==> job 2708 <==
==> flow/design.v <==
module ALU (
    input         clk,         
    input         rst,         
    input         i_vld,       
    input  [31:0] i_a,         
    input  [31:0] i_b,         
    input         opcode,      
    output reg [31:0] o_res,   
    output reg    o_res_vld,   
    output reg    overflow     
);
reg         i_vld_stage1;
reg [31:0]  i_a_stage1, i_b_stage1;
reg         opcode_stage1;
always @(posedge clk or posedge rst) begin
    if (rst) begin
        i_vld_stage1  <= 1'b0;
        i_a_stage1    <= 32'b0;
        i_b_stage1    <= 32'b0;
        opcode_stage1 <= 1'b0;
    end else begin
        i_vld_stage1  <= i_vld;
        i_a_stage1    <= i_a;
        i_b_stage1    <= i_b;
        opcode_stage1 <= opcode;
    end
end
reg         opcode_stage2, opcode_stage3, opcode_stage4;
always @(posedge clk or posedge rst) begin
    if (rst) begin
        opcode_stage2 <= 1'b0;
        opcode_stage3 <= 1'b0;
        opcode_stage4 <= 1'b0;
    end else begin
        opcode_stage2 <= opcode_stage1;
        opcode_stage3 <= opcode_stage2;
        opcode_stage4 <= opcode_stage3;
    end
end
wire [31:0] add_res, mul_res;
wire        add_vld, mul_vld;
wire        add_ovf,  mul_ovf;
adder_32bit adder_inst (
    .clk        (clk),
    .rst        (rst),
    .i_vld      (i_vld_stage1),
    .i_a        (i_a_stage1),
    .i_b        (i_b_stage1),
    .o_res      (add_res),
    .o_res_vld  (add_vld),
    .overflow   (add_ovf)
);
multiplier_32bit multiplier_inst (
    .clk        (clk),
    .rst        (rst),
    .i_vld      (i_vld_stage1),
    .i_a        (i_a_stage1),
    .i_b        (i_b_stage1),
    .o_res      (mul_res),
    .o_res_vld  (mul_vld),
    .overflow   (mul_ovf)
);
always @(posedge clk or posedge rst) begin
    if (rst) begin
        o_res     <= 32'b0;
        o_res_vld <= 1'b0;
        overflow  <= 1'b0;
    end else begin
        case (opcode_stage4)
            1'b0: begin   
                o_res     <= add_res;
                o_res_vld <= add_vld;
                overflow  <= add_ovf;
            end
            1'b1: begin   
                o_res     <= mul_res;
                o_res_vld <= mul_vld;
                overflow  <= mul_ovf;
            end
            default: begin
                o_res     <= 32'b0;
                o_res_vld <= 1'b0;
                overflow  <= 1'b0;
            end
        endcase
    end
end
endmodule
module adder_32bit (
    input         clk,
    input         rst,
    input  [31:0] i_a,
    input  [31:0] i_b,
    input         i_vld,
    output reg [31:0] o_res,
    output reg    o_res_vld,
    output reg    overflow
);
wire        sign_a, sign_b;
wire [7:0]  exp_a, exp_b;
wire [23:0] man_a, man_b;   
assign sign_a = i_a[31];
assign sign_b = i_b[31];
assign exp_a  = i_a[30:23];
assign exp_b  = i_b[30:23];
assign man_a = (exp_a == 8'b0) ? {1'b0, i_a[22:0]} : {1'b1, i_a[22:0]};
assign man_b = (exp_b == 8'b0) ? {1'b0, i_b[22:0]} : {1'b1, i_b[22:0]};
wire is_nan_a  = (exp_a == 8'hFF) && (|i_a[22:0]);
wire is_nan_b  = (exp_b == 8'hFF) && (|i_b[22:0]);
wire is_inf_a  = (exp_a == 8'hFF) && (i_a[22:0] == 23'b0);
wire is_inf_b  = (exp_b == 8'hFF) && (i_b[22:0] == 23'b0);
wire is_zero_a = (i_a[30:0] == 31'b0);
wire is_zero_b = (i_b[30:0] == 31'b0);
reg         i_vld_r;
reg         sign_a_r, sign_b_r;
reg  [7:0]  exp_a_r, exp_b_r;
reg  [23:0] man_a_r, man_b_r;
reg         is_nan_a_r, is_nan_b_r;
reg         is_inf_a_r, is_inf_b_r;
reg         is_zero_a_r, is_zero_b_r;
always @(posedge clk or posedge rst) begin
    if (rst) begin
        i_vld_r     <= 1'b0;
        sign_a_r    <= 1'b0; sign_b_r    <= 1'b0;
        exp_a_r     <= 8'b0; exp_b_r     <= 8'b0;
        man_a_r     <= 24'b0; man_b_r    <= 24'b0;
        is_nan_a_r  <= 1'b0; is_nan_b_r  <= 1'b0;
        is_inf_a_r  <= 1'b0; is_inf_b_r  <= 1'b0;
        is_zero_a_r <= 1'b0; is_zero_b_r <= 1'b0;
    end else begin
        i_vld_r     <= i_vld;
        sign_a_r    <= sign_a;    sign_b_r    <= sign_b;
        exp_a_r     <= exp_a;     exp_b_r     <= exp_b;
        man_a_r     <= man_a;     man_b_r     <= man_b;
        is_nan_a_r  <= is_nan_a;  is_nan_b_r  <= is_nan_b;
        is_inf_a_r  <= is_inf_a;  is_inf_b_r  <= is_inf_b;
        is_zero_a_r <= is_zero_a; is_zero_b_r <= is_zero_b;
    end
end
wire [7:0]  exp_diff;
wire [7:0]  shift_amt;
wire [23:0] man_a_aligned, man_b_aligned;
assign exp_diff = (exp_a_r > exp_b_r) ? (exp_a_r - exp_b_r) : (exp_b_r - exp_a_r);
assign shift_amt = (exp_diff > 8'd23) ? 8'd23 : exp_diff;   
assign man_a_aligned = (exp_a_r > exp_b_r) ? man_a_r : (man_a_r >> shift_amt);
assign man_b_aligned = (exp_a_r > exp_b_r) ? (man_b_r >> shift_amt) : man_b_r;
wire [7:0]  exp_larger = (exp_a_r > exp_b_r) ? exp_a_r : exp_b_r;
wire        op_add_sub;   
wire [24:0] sum_raw;      
wire        sign_sum;
assign op_add_sub = sign_a_r ^ sign_b_r;   
assign sum_raw = (sign_a_r == sign_b_r) ? 
                 {1'b0, man_a_aligned} + {1'b0, man_b_aligned} :   
                 (man_a_aligned >= man_b_aligned) ? 
                 {1'b0, man_a_aligned - man_b_aligned} :           
                 {1'b0, man_b_aligned - man_a_aligned};            
assign sign_sum = (sign_a_r == sign_b_r) ? sign_a_r :            
                  (man_a_aligned >= man_b_aligned) ? sign_a_r :  
                  sign_b_r;                                      
wire        add_nan = is_nan_a_r || is_nan_b_r ||
                      ((is_inf_a_r && is_inf_b_r) && (sign_a_r != sign_b_r));
reg         i_vld_r2;
reg [24:0]  sum_raw_r;
reg         sign_sum_r;
reg [7:0]   exp_larger_r;
reg         is_nan_r, is_inf_r, is_zero_r;
always @(posedge clk or posedge rst) begin
    if (rst) begin
        i_vld_r2    <= 1'b0;
        sum_raw_r   <= 25'b0;
        sign_sum_r  <= 1'b0;
        exp_larger_r <= 8'b0;
        is_nan_r    <= 1'b0;
        is_inf_r    <= 1'b0;
        is_zero_r   <= 1'b0;
    end else begin
        i_vld_r2    <= i_vld_r;
        sum_raw_r   <= sum_raw;
        sign_sum_r  <= sign_sum;
        exp_larger_r <= exp_larger;
        is_nan_r    <= add_nan;
        is_inf_r    <= (is_inf_a_r || is_inf_b_r) && !add_nan;
        is_zero_r   <= is_zero_a_r && is_zero_b_r;
    end
end
reg  [23:0] man_norm;
reg  [7:0]  exp_norm;
reg         overflow_norm;
always @(*) begin
    man_norm    = sum_raw_r[23:0];
    exp_norm    = exp_larger_r;
    overflow_norm = 1'b0;
    if (sum_raw_r[24:0] == 25'b0) begin
        man_norm = 24'b0;
        exp_norm = 8'b0;
    end
    else if (~sum_raw_r[24] && ~sum_raw_r[23]) begin   
        if (sum_raw_r[22]) begin
            man_norm = sum_raw_r[23:0] << 1;
            exp_norm = exp_larger_r - 1;
        end else if (sum_raw_r[21]) begin
            man_norm = sum_raw_r[23:0] << 2;
            exp_norm = exp_larger_r - 2;
        end else if (sum_raw_r[20]) begin
            man_norm = sum_raw_r[23:0] << 3;
            exp_norm = exp_larger_r - 3;
        end else if (sum_raw_r[19]) begin
            man_norm = sum_raw_r[23:0] << 4;
            exp_norm = exp_larger_r - 4;
        end else if (sum_raw_r[18]) begin
            man_norm = sum_raw_r[23:0] << 5;
            exp_norm = exp_larger_r - 5;
        end else if (sum_raw_r[17]) begin
            man_norm = sum_raw_r[23:0] << 6;
            exp_norm = exp_larger_r - 6;
        end else begin
            man_norm = sum_raw_r[23:0] << 7;
            exp_norm = exp_larger_r - 7;
        end
    end
    else if (sum_raw_r[24]) begin
        man_norm = sum_raw_r[24:1];
        exp_norm = exp_larger_r + 1;
        overflow_norm = (exp_norm == 8'hFF);   
    end
    if (exp_norm == 8'hFF) overflow_norm = 1'b1;
end
always @(posedge clk or posedge rst) begin
    if (rst) begin
        o_res     <= 32'b0;
        o_res_vld <= 1'b0;
        overflow  <= 1'b0;
    end else if (i_vld_r2) begin
        if (is_nan_r) begin
            o_res <= 32'h7FC0_0000;   
            overflow <= 1'b1;
        end
        else if (is_inf_r) begin
            o_res <= {sign_sum_r, 8'hFF, 23'b0};   
            overflow <= 1'b1;
        end
        else if (is_zero_r) begin
            o_res <= {sign_sum_r, 31'b0};   
            overflow <= 1'b0;
        end
        else if (overflow_norm) begin
            o_res <= {sign_sum_r, 8'hFF, 23'b0};   
            overflow <= 1'b1;
        end
        else begin
            o_res <= {sign_sum_r, exp_norm, man_norm[22:0]};
            overflow <= 1'b0;
        end
        o_res_vld <= 1'b1;
    end else begin
        o_res_vld <= 1'b0;
        o_res     <= 32'b0;
        overflow  <= 1'b0;
    end
end
endmodule
module multiplier_32bit (
    input         clk,
    input         rst,
    input  [31:0] i_a,
    input  [31:0] i_b,
    input         i_vld,
    output reg [31:0] o_res,
    output reg    o_res_vld,
    output reg    overflow
);
wire        sign_a, sign_b;
wire [7:0]  exp_a, exp_b;
wire [23:0] man_a, man_b;
assign sign_a = i_a[31];
assign sign_b = i_b[31];
assign exp_a  = i_a[30:23];
assign exp_b  = i_b[30:23];
assign man_a  = (exp_a == 8'b0) ? {1'b0, i_a[22:0]} : {1'b1, i_a[22:0]};
assign man_b  = (exp_b == 8'b0) ? {1'b0, i_b[22:0]} : {1'b1, i_b[22:0]};
wire is_nan_a  = (exp_a == 8'hFF) && (|i_a[22:0]);
wire is_nan_b  = (exp_b == 8'hFF) && (|i_b[22:0]);
wire is_inf_a  = (exp_a == 8'hFF) && (i_a[22:0] == 23'b0);
wire is_inf_b  = (exp_b == 8'hFF) && (i_b[22:0] == 23'b0);
wire is_zero_a = (i_a[30:0] == 31'b0);
wire is_zero_b = (i_b[30:0] == 31'b0);
reg         i_vld_r;
reg         sign_a_r, sign_b_r;
reg  [7:0]  exp_a_r, exp_b_r;
reg  [23:0] man_a_r, man_b_r;
reg         is_nan_a_r, is_nan_b_r;
reg         is_inf_a_r, is_inf_b_r;
reg         is_zero_a_r, is_zero_b_r;
always @(posedge clk or posedge rst) begin
    if (rst) begin
        i_vld_r     <= 1'b0;
        sign_a_r    <= 1'b0; sign_b_r    <= 1'b0;
        exp_a_r     <= 8'b0; exp_b_r     <= 8'b0;
        man_a_r     <= 24'b0; man_b_r    <= 24'b0;
        is_nan_a_r  <= 1'b0; is_nan_b_r  <= 1'b0;
        is_inf_a_r  <= 1'b0; is_inf_b_r  <= 1'b0;
        is_zero_a_r <= 1'b0; is_zero_b_r <= 1'b0;
    end else begin
        i_vld_r     <= i_vld;
        sign_a_r    <= sign_a;    sign_b_r    <= sign_b;
        exp_a_r     <= exp_a;     exp_b_r     <= exp_b;
        man_a_r     <= man_a;     man_b_r     <= man_b;
        is_nan_a_r  <= is_nan_a;  is_nan_b_r  <= is_nan_b;
        is_inf_a_r  <= is_inf_a;  is_inf_b_r  <= is_inf_b;
        is_zero_a_r <= is_zero_a; is_zero_b_r <= is_zero_b;
    end
end
wire [47:0] product_raw;   
wire        sign_res;
wire [7:0]  exp_raw;
wire [7:0]  exp_calc;
wire        overflow_calc;
wire [23:0] man_rounded;
wire [22:0] man_final;
assign sign_res = sign_a_r ^ sign_b_r;   
assign product_raw = man_a_r * man_b_r;  
assign exp_raw = exp_a_r + exp_b_r - 8'd127;
wire product_msb = product_raw[47];   
wire [47:0] product_shifted = product_msb ? product_raw >> 1 : product_raw;
assign exp_calc = product_msb ? exp_raw + 1 : exp_raw;
wire guard_bit    = product_shifted[23];
wire sticky_bit   = |product_shifted[22:0];
wire round_up     = guard_bit && (sticky_bit || product_shifted[24]);
assign man_rounded = product_shifted[47:24] + round_up;
wire carry_round = man_rounded[23];   
assign man_final = carry_round ? man_rounded[23:1] : man_rounded[22:0];
wire [7:0] exp_final = carry_round ? exp_calc + 1 : exp_calc;
assign overflow_calc = (exp_final == 8'hFF) || (exp_raw > 8'd254);
wire        mul_nan = is_nan_a_r || is_nan_b_r ||
                      ((is_inf_a_r && is_zero_b_r) || (is_zero_a_r && is_inf_b_r));
reg         i_vld_r2;
reg         sign_res_r;
reg [7:0]   exp_final_r;
reg [22:0]  man_final_r;
reg         overflow_calc_r;
reg         is_nan_r, is_inf_r, is_zero_r;
always @(posedge clk or posedge rst) begin
    if (rst) begin
        i_vld_r2        <= 1'b0;
        sign_res_r      <= 1'b0;
        exp_final_r     <= 8'b0;
        man_final_r     <= 23'b0;
        overflow_calc_r <= 1'b0;
        is_nan_r        <= 1'b0;
        is_inf_r        <= 1'b0;
        is_zero_r       <= 1'b0;
    end else begin
        i_vld_r2        <= i_vld_r;
        sign_res_r      <= sign_res;
        exp_final_r     <= exp_final;
        man_final_r     <= man_final;
        overflow_calc_r <= overflow_calc;
        is_nan_r        <= mul_nan;
        is_inf_r        <= (is_inf_a_r || is_inf_b_r) && !mul_nan;
        is_zero_r       <= is_zero_a_r || is_zero_b_r;
    end
end
always @(posedge clk or posedge rst) begin
    if (rst) begin
        o_res     <= 32'b0;
        o_res_vld <= 1'b0;
        overflow  <= 1'b0;
    end else if (i_vld_r2) begin
        if (is_nan_r) begin
            o_res <= 32'h7FC0_0000;   
            overflow <= 1'b1;
        end
        else if (is_inf_r) begin
            o_res <= {sign_res_r, 8'hFF, 23'b0};   
            overflow <= 1'b1;
        end
        else if (is_zero_r) begin
            o_res <= {sign_res_r, 31'b0};   
            overflow <= 1'b0;
        end
        else if (overflow_calc_r) begin
            o_res <= {sign_res_r, 8'hFF, 23'b0};   
            overflow <= 1'b1;
        end
        else begin
            o_res <= {sign_res_r, exp_final_r, man_final_r};
            overflow <= 1'b0;
        end
        o_res_vld <= 1'b1;
    end else begin
        o_res_vld <= 1'b0;
        o_res     <= 32'b0;
        overflow  <= 1'b0;
    end
end
endmodule
==> flow/run.sh <==
#!/bin/bash
# the make line also repeats each setting of config.mk as NAME=value (left out here)
make -C /OpenROAD-flow-scripts/flow DESIGN_CONFIG=/design/flow/config.mk WORK_HOME=/design/flow/orfs CLKGATE_MAP_FILE= finish
==> flow/config.mk <==
export PLATFORM = sky130hd
export DESIGN_NAME = ALU
export DESIGN_NICKNAME = ALU
export VERILOG_FILES = /design/flow/design.v
export SDC_FILE = /design/flow/constraint.sdc
export NUM_CORES = 4
export LEC_CHECK = 0
export CAP_MARGIN = 10
export CORE_MARGIN = 2
export CORE_UTILIZATION = 70
export CTS_CLUSTER_SIZE = 33
export GPL_ROUTABILITY_DRIVEN = 1
export HOLD_SLACK_MARGIN = -0.08
export MAX_ROUTING_LAYER = met5
export SETUP_SLACK_MARGIN = 1.41
export SLEW_MARGIN = 20
==> flow/constraint.sdc <==
create_clock -name core_clock -period 5.52 [get_ports {clk}]
set_input_delay 1.1040 -clock core_clock [delete_from_list [all_inputs] [get_ports {clk}]]
set_output_delay 1.1040 -clock core_clock [all_outputs]
set_load 0.01 [all_outputs]
==> job 7732: changes against job 2708 <==
==> flow/config.mk (replaced) <==
export PLATFORM = sky130hd
export DESIGN_NAME = ALU
export DESIGN_NICKNAME = ALU
export VERILOG_FILES = /design/flow/design.v
export SDC_FILE = /design/flow/constraint.sdc
export NUM_CORES = 4
export LEC_CHECK = 0
export CAP_MARGIN = 20
export CORE_MARGIN = 2
export CORE_UTILIZATION = 40
export PLACE_DENSITY = 0.6
export SETUP_SLACK_MARGIN = 0.55
export SLEW_MARGIN = 20
==> flow/constraint.sdc (replaced) <==
create_clock -name core_clock -period 8.8 [get_ports {clk}]
set_input_delay 1.7600 -clock core_clock [delete_from_list [all_inputs] [get_ports {clk}]]
set_output_delay 1.7600 -clock core_clock [all_outputs]
set_load 0.01 [all_outputs]
==> job 4068: changes against job 2708 <==
==> flow/config.mk (replaced) <==
export PLATFORM = sky130hd
export DESIGN_NAME = ALU
export DESIGN_NICKNAME = ALU
export VERILOG_FILES = /design/flow/design.v
export SDC_FILE = /design/flow/constraint.sdc
export NUM_CORES = 4
export LEC_CHECK = 0
export ABC_AREA = 1
export CAP_MARGIN = 20
export CELL_PAD_IN_SITES_GLOBAL_PLACEMENT = 1
export CORE_ASPECT_RATIO = 1.8
export CORE_MARGIN = 2
export CORE_UTILIZATION = 46
export CTS_CLUSTER_DIAMETER = 39
export GPL_ROUTABILITY_DRIVEN = 1
export GPL_TIMING_DRIVEN = 0
export HOLD_SLACK_MARGIN = 0.24
export PLACE_DENSITY_LB_ADDON = 0.17
export SETUP_SLACK_MARGIN = 0.96
export SLEW_MARGIN = 15
==> flow/constraint.sdc (replaced) <==
create_clock -name core_clock -period 9.0 [get_ports {clk}]
set_input_delay 1.8000 -clock core_clock [delete_from_list [all_inputs] [get_ports {clk}]]
set_output_delay 1.8000 -clock core_clock [all_outputs]
set_load 0.01 [all_outputs]
==> comparison <==
Job 4068 went through all stages and came out clean. Job 7732 finished clean. Job 2708 ended with an error in 5_1_grt on GRT-0116.
Against job 7732, the core utilization of job 4068 is higher by 6.1 points.
Between job 7732 and job 4068, the lower clock skew is in job 4068 (gap 0.026 ns).
Between job 7732 and job 4068, the lower register-to-register slack is in job 7732 (gap 0.37 ns).
Flip-flop count is the same in job 4068 and job 7732.
In job 4068 the worst hold slack is better than in job 7732, by 0.0051 ns.
Setup slack: job 7732 is worse than job 4068 (0.37 ns).
Against job 4068, the count of clock-buffer cells in the layout of job 7732 is higher by 14.
==> figures <==
Status: job 4068 timing/DRC/antenna clean; job 2708 did not finish; job 7732 timing/DRC/antenna clean
Stage where the flow stopped: job 4068 -; job 2708 5_1_grt; job 7732 -
Largest clock skew in the final design: job 4068 0.0312 ns; job 2708 -; job 7732 0.0575 ns
Endpoint of the lowest-slack register-to-register path: job 4068 multiplier_inst.man_final_r[18]; job 2708 -; job 7732 multiplier_inst.overflow_calc_r
Detail Route Antenna Nets: job 4068 0; job 2708 -; job 7732 0
Non-clock buffer contribution to total cell area: job 4068 0.0885; job 2708 -; job 7732 0.0783
Post-synthesis net count: job 4068 6618; job 2708 5314; job 7732 5314
Layout net count: job 4068 6822; job 2708 -; job 7732 5479
Critical path launch point: job 4068 adder_inst.man_b_r[3]; job 2708 -; job 7732 adder_inst.man_b_r[12]
Fill count: job 4068 8975; job 2708 -; job 7732 9392
Number of maximum-capacitance constraint violations: job 4068 0; job 2708 -; job 7732 0
Multiplexer area fraction after synthesis: job 4068 0.0102; job 2708 0.0350; job 7732 0.0350
Number of cell instances on the worst register-to-register path: job 4068 41; job 2708 -; job 7732 28
Hold Path Depth: job 4068 0; job 2708 -; job 7732 0
Flop area: job 4068 7930 um^2; job 2708 -; job 7732 8000 um^2
Worst min-delay path category: job 4068 reg -> reg; job 2708 -; job 7732 reg -> reg
